tundra:
==> flow/design.v <==
`timescale 1ns/100ps
module conv(
           input Aclk,
           input rst,
           input [7:0] Xin,
           input [7:0] Kin,
           output reg [7:0] Rout,
           output reg result_done
       );
reg [7:0] pattern [9-1:0];
reg [4:0] daddr;
wire pattern_done;
reg [7:0] kernel [4-1:0];
reg [4:0] kaddr;
wire kernel_done;
reg [7:0] result [4-1:0];
reg [4:0] out_cnt;
integer i;
assign pattern_done = (daddr-1>=9) ? 1'd1 : 1'd0;
always@(posedge Aclk)
begin
    if(rst)
    begin
        for(i=0;i<9;i=i+1)
        begin
            pattern[i] <= 7'd0;
        end
        daddr <= 5'd1;   
    end
    else
    begin
        if(pattern_done)
        begin
            pattern[daddr] <= pattern[daddr];
            daddr <= daddr;
        end
        else
        begin
            pattern[daddr-1] <= Xin;
            daddr <= daddr + 5'd1;
        end
    end
end
assign kernel_done = (kaddr-1>=4) ? 1'd1 : 1'd0;
always@(posedge Aclk)
begin
    if(rst)
    begin
        for(i=0;i<4;i=i+1)
        begin
            kernel[i] <= 7'd0;
        end
        kaddr <= 5'd1;
    end
    else
    begin
        if(kernel_done)
        begin
            kernel[kaddr] <= kernel[kaddr];
            kaddr <= kaddr;
        end
        else
        begin
            kernel[kaddr-1] <= Kin;
            kaddr <= kaddr + 5'd1;
        end
    end
end
always@(*)
begin
    if(rst)
    begin
        for(i=0;i<4;i=i+1)
        begin
            result[i] = 7'd0;
        end
    end
    else
    begin
        if(pattern_done & kernel_done)
        begin
            result[0] = pattern[0]*kernel[0] + pattern[1]*kernel[1] + pattern[3]*kernel[2] + pattern[4]*kernel[3];
            result[1] = pattern[1]*kernel[0] + pattern[2]*kernel[1] + pattern[4]*kernel[2] + pattern[5]*kernel[3];
            result[2] = pattern[3]*kernel[0] + pattern[4]*kernel[1] + pattern[6]*kernel[2] + pattern[7]*kernel[3];
            result[3] = pattern[4]*kernel[0] + pattern[5]*kernel[1] + pattern[7]*kernel[2] + pattern[8]*kernel[3];
        end
        else
        begin
            for(i=0;i<4;i=i+1)
            begin
                result[i] = 7'd0;
            end
        end
    end
end
always@(posedge Aclk)
begin
    if(rst)
    begin
        result_done <= 1'd0;
    end
    else
    begin
        if(pattern_done & kernel_done)
        begin
            result_done <= 1'd1;
        end
        else
        begin
            result_done <= result_done;
        end
    end
end
always@(posedge Aclk)
begin
    if(rst)
    begin
        Rout <= 7'd0;
        out_cnt <= 5'd1;
    end
    else
    begin
        if(pattern_done & kernel_done)
        begin
            out_cnt <= out_cnt + 5'd1;
            Rout <= result[out_cnt-1];
        end
        else
        begin
            out_cnt <= 5'd1;
            Rout <= 5'd0;
        end
    end
end
endmodule
clock: 8.99 ns
lec_check: 0
cap_margin: 15
cell_pad_in_sites_detail_placement: 1
core_aspect_ratio: 1.85
core_margin: 2
core_utilization: 57
cts_cluster_diameter: 345
cts_cluster_size: 14
gpl_routability_driven: 0
gpl_timing_driven: 0
hold_slack_margin: 0.15
min_routing_layer: met1
setup_slack_margin: -0.57
slew_margin: 20
tns_end_percent: 15
run.sh (not shown) runs the stock make flow with config.mk's settings and CLKGATE_MAP_FILE=.
tundra finished all stages; layout check result: FAIL, due to setup timing.
The following lists how willow was set up differently from tundra:
Settings: CTS_CLUSTER_DIAMETER no longer set, was 345; GPL_ROUTABILITY_DRIVEN no longer set, was 0; CELL_PAD_IN_SITES_DETAIL_PLACEMENT no longer set, was 1; CAP_MARGIN now 20, was 15; GPL_TIMING_DRIVEN no longer set, was 0; MIN_ROUTING_LAYER no longer set, was met1; CTS_CLUSTER_SIZE no longer set, was 14; TNS_END_PERCENT no longer set, was 15; CORE_ASPECT_RATIO no longer set, was 1.85; CORE_UTILIZATION now 65, was 57; HOLD_SLACK_MARGIN no longer set, was 0.15; SETUP_SLACK_MARGIN no longer set, was -0.57; the clock period (ns, I/O delays scaled along) now 6.45, was 8.99.
Findings:
- Of the runs tundra and willow, none of them finished clean.
- | willow | all stages done | FAIL | setup timing |
- Looking only at minimum clock period after layout, and setting everything else aside, the higher value of tundra and willow goes to tundra.
- Re share of the clock period used by the worst path after layout: tundra was lower than willow.
- As of willow, total number of vias had fallen slightly compared to tundra.
- Changes observed in willow relative to tundra: delay of the slowest cell on the worst path -0.26 ns, final non-filler cell area +about 8%.
diff inputs: willow => nickel
Settings: SETUP_SLACK_MARGIN now 1.17, previously not set; CORE_UTILIZATION now 47, was 65; the clock period (ns, I/O delays scaled along) now 4.88, was 6.45.
Summary: clock period minus final worst setup slack, nickel better than willow. Compared with willow, in nickel setup slack went down; area growth from synthesis to layout went up; final area went up. Layout checks on nickel: not met. Flow itself completed; violations: setup timing.

========
## oak
RTL: the design.v shown in full above, as it stands there.
Settings: LEC_CHECK=0, ABC_AREA=0, CAP_MARGIN=25, CORE_MARGIN=2, CORE_UTILIZATION=21, GPL_ROUTABILITY_DRIVEN=0, SLEW_MARGIN=20; clock period 10.0 ns.
oak finished every stage and its layout cleared the timing, DRC and antenna checks.
The following lists how pine was set up differently from oak:
- CTS_CLUSTER_DIAMETER newly set to 252
- GPL_ROUTABILITY_DRIVEN removed (was 0)
- CTS_CLUSTER_SIZE newly set to 100
- CORE_UTILIZATION changed from 21 to 69
- CAP_MARGIN changed from 25 to 20
- ABC_AREA removed (was 0)
--- outcome ---
pine completed every stage of the flow, and the final layout passed the timing, DRC and antenna checks.
pine: worst hold-check slack 0.015 ns below oak
From oak to pine the numbers moved as follows: synthesis-to-layout area growth went down by 5.3 points; core outline area went down by 70%.
Max freq oak -> pine: improved
--- input diff pine..birch ---
- putting CORE_ASPECT_RATIO at 1.35 where nothing was set
- putting MIN_ROUTING_LAYER at met1 where nothing was set
- clearing CTS_CLUSTER_SIZE, which used to be 100
- swapping 69 for 51 in CORE_UTILIZATION
- putting GPL_ROUTABILITY_DRIVEN at 1 where nothing was set
- putting CELL_PAD_IN_SITES_GLOBAL_PLACEMENT at 3 where nothing was set
- swapping 20 for 30 in CAP_MARGIN
- putting ABC_AREA at 0 where nothing was set
- clearing CTS_CLUSTER_DIAMETER, which used to be 252
## What came out
Looking at core occupancy in the finished layout, birch sits below pine. birch gives more global-route wire length before repair than pine did. Relative to pine, worst path setup slack after routing has decreased by 0.063 ns in birch. The source-to-sink clock delay at the later pin of the worst-skew pair was comparable across pine and birch. Between pine and birch, timing-limited maximum frequency is lower for birch, pine comes in above that. Diff pine -> birch: sum of met3 wire segment lengths after detailed routing now sits lower, post-route worst hold slack now sits higher. birch vs pine on reg2reg setup slack: birch is the lower one.
> inputs changed (birch -> maple)
- removing CELL_PAD_IN_SITES_GLOBAL_PLACEMENT (formerly 3)
- setting CTS_CLUSTER_DIAMETER to 252 for the first time
- changing CORE_UTILIZATION from 51 to 69
- removing CORE_ASPECT_RATIO (formerly 1.35)
- setting SETUP_SLACK_MARGIN to 1.87 for the first time
- setting CTS_CLUSTER_SIZE to 100 for the first time
- changing CAP_MARGIN from 30 to 20
- setting TNS_END_PERCENT to 10 for the first time
- removing MIN_ROUTING_LAYER (formerly met1)
- removing GPL_ROUTABILITY_DRIVEN (formerly 1)
- removing ABC_AREA (formerly 0)
[summary]
Summary of maple over birch: synthesized net count now sits at about the same level, number of core rows dropped 26%, fraction of standard cell area in multi-input logic increased by 0.38 points relative to the old numbers, detailed placement HPWL saw a decrease. On die area, the higher figure sits with birch, not maple. Compared with birch, maple improves register-to-register slack.
The inputs of cedar differ from those of maple as listed below.
- removing SETUP_SLACK_MARGIN (formerly 1.87)
- setting HOLD_SLACK_MARGIN to 0.27 for the first time
Notes after the runs:
On final hold violation count, maple and cedar are basically level.
As far as depth of the worst register-to-register path goes, cedar and maple are indistinguishable; the numbers are identical.
Re total buffers and inverters traversed by the critical path: no difference whatsoever between maple and cedar.
The aggregate global-route resource usage on cedar is in line with that on maple.
Per the comparison of cedar with maple, required time of the critical path essentially unchanged, combinational cell area excluding buffers and inverters essentially unchanged, final design instance area without fill essentially unchanged.
Re routed wire length: no difference whatsoever between maple and cedar.

========
lane 1:
// conv: RTL as listed in full above, without the edits since
export LEC_CHECK = 0
export ABC_AREA = 0
export CAP_MARGIN = 25
export CORE_ASPECT_RATIO = 1.35
export CORE_MARGIN = 2
export CORE_UTILIZATION = 51
export GPL_ROUTABILITY_DRIVEN = 1
export MIN_ROUTING_LAYER = met2
export SLEW_MARGIN = 20
create_clock -name core_clock -period 10.0 [get_ports {Aclk}]
Inputs modified between lane 1 and lane 2:
- putting CTS_CLUSTER_SIZE at 42 where nothing was set
- putting CTS_CLUSTER_DIAMETER at 230 where nothing was set
- putting PLACE_DENSITY_LB_ADDON at 0.3 where nothing was set
- clearing ABC_AREA, which used to be 0
- swapping 51 for 69 in CORE_UTILIZATION
- clearing GPL_ROUTABILITY_DRIVEN, which used to be 1
- swapping 25 for 20 in CAP_MARGIN
- clearing MIN_ROUTING_LAYER, which used to be met2
- putting TNS_END_PERCENT at 10 where nothing was set
- swapping 1.35 for 0.5 in CORE_ASPECT_RATIO
==> results <==
Looking at flop share of the area, lane 2 sits 0.19 points above lane 1. As far as number of clock sinks goes, lane 2 and lane 1 are indistinguishable; the numbers are identical. Comparing lane 1 and lane 2, first-pass GRT wire length is lower on lane 2. From lane 1 to lane 2 the numbers moved as follows: clock-pin transition on the worst setup and hold timing paths lost 0.02 ns, placed instance area lost 230 µm², met1 layer usage reported by global route picked up an extra 54 points.
Input changes introduced in lane 3 (baseline for comparison: lane 2):
- changing CTS_CLUSTER_SIZE from 42 to 100
- setting HOLD_SLACK_MARGIN to 0.15 for the first time
- changing CORE_UTILIZATION from 69 to 46
## What came out
Per the final summary, lane 2 finished and its layout is clean on timing, DRC and antenna. Every stage of the flow completed for lane 3, and the final layout passed the timing, DRC and antenna checks. In the tables for lane 2 and lane 3, final instance area reads higher with lane 3. Wire: lane 3 routes more than lane 2. Post-detailed-route wirelength per cell came out lower on lane 3 than on lane 2.
Input-level comparison between lane 4 and lane 3:
- CORE_UTILIZATION: 46 -> 69
- CORE_ASPECT_RATIO: 0.5 -> unset
- PLACE_DENSITY_LB_ADDON: 0.3 -> unset
- CTS_CLUSTER_SIZE: 100 -> 42
- HOLD_SLACK_MARGIN: 0.15 -> unset
- TNS_END_PERCENT: 10 -> unset
[summary]
Sum of routed wire length over all layers for lane 4: 4.7% down relative to lane 3
Between lane 4 and lane 3, it is lane 4 whose layout-stage area growth over the synthesis result is lower, by 0.74 points.
Of lane 4 and lane 3, lane 4 shows the lower number of inserted diodes, with lane 3 above it.
In lane 4, largest stage delay on the critical path is higher than in lane 3.
When the final numbers for lane 4 and lane 3 were put side by side, the hold slack turned out to be greater in lane 3.
Die size went down by more than a quarter going from lane 3 to lane 4.
The setup slack of the worst register-to-register path in lane 4 was higher than what lane 3 gave.
Inputs modified between lane 4 and lane 5:
- a change of CAP_MARGIN from 20 to 25
- a change of CORE_UTILIZATION from 69 to 40
- a deleted CTS_CLUSTER_SIZE that had been 42
- a change of CORE_MARGIN from 2 to 10
- an added MAX_ROUTING_LAYER of met4
- a deleted CTS_CLUSTER_DIAMETER that had been 230
### Flow results
Going from lane 4 to lane 5, final instance area up 1.6%, worst setup slack now smaller, mean routed wirelength per cell down about 3%.
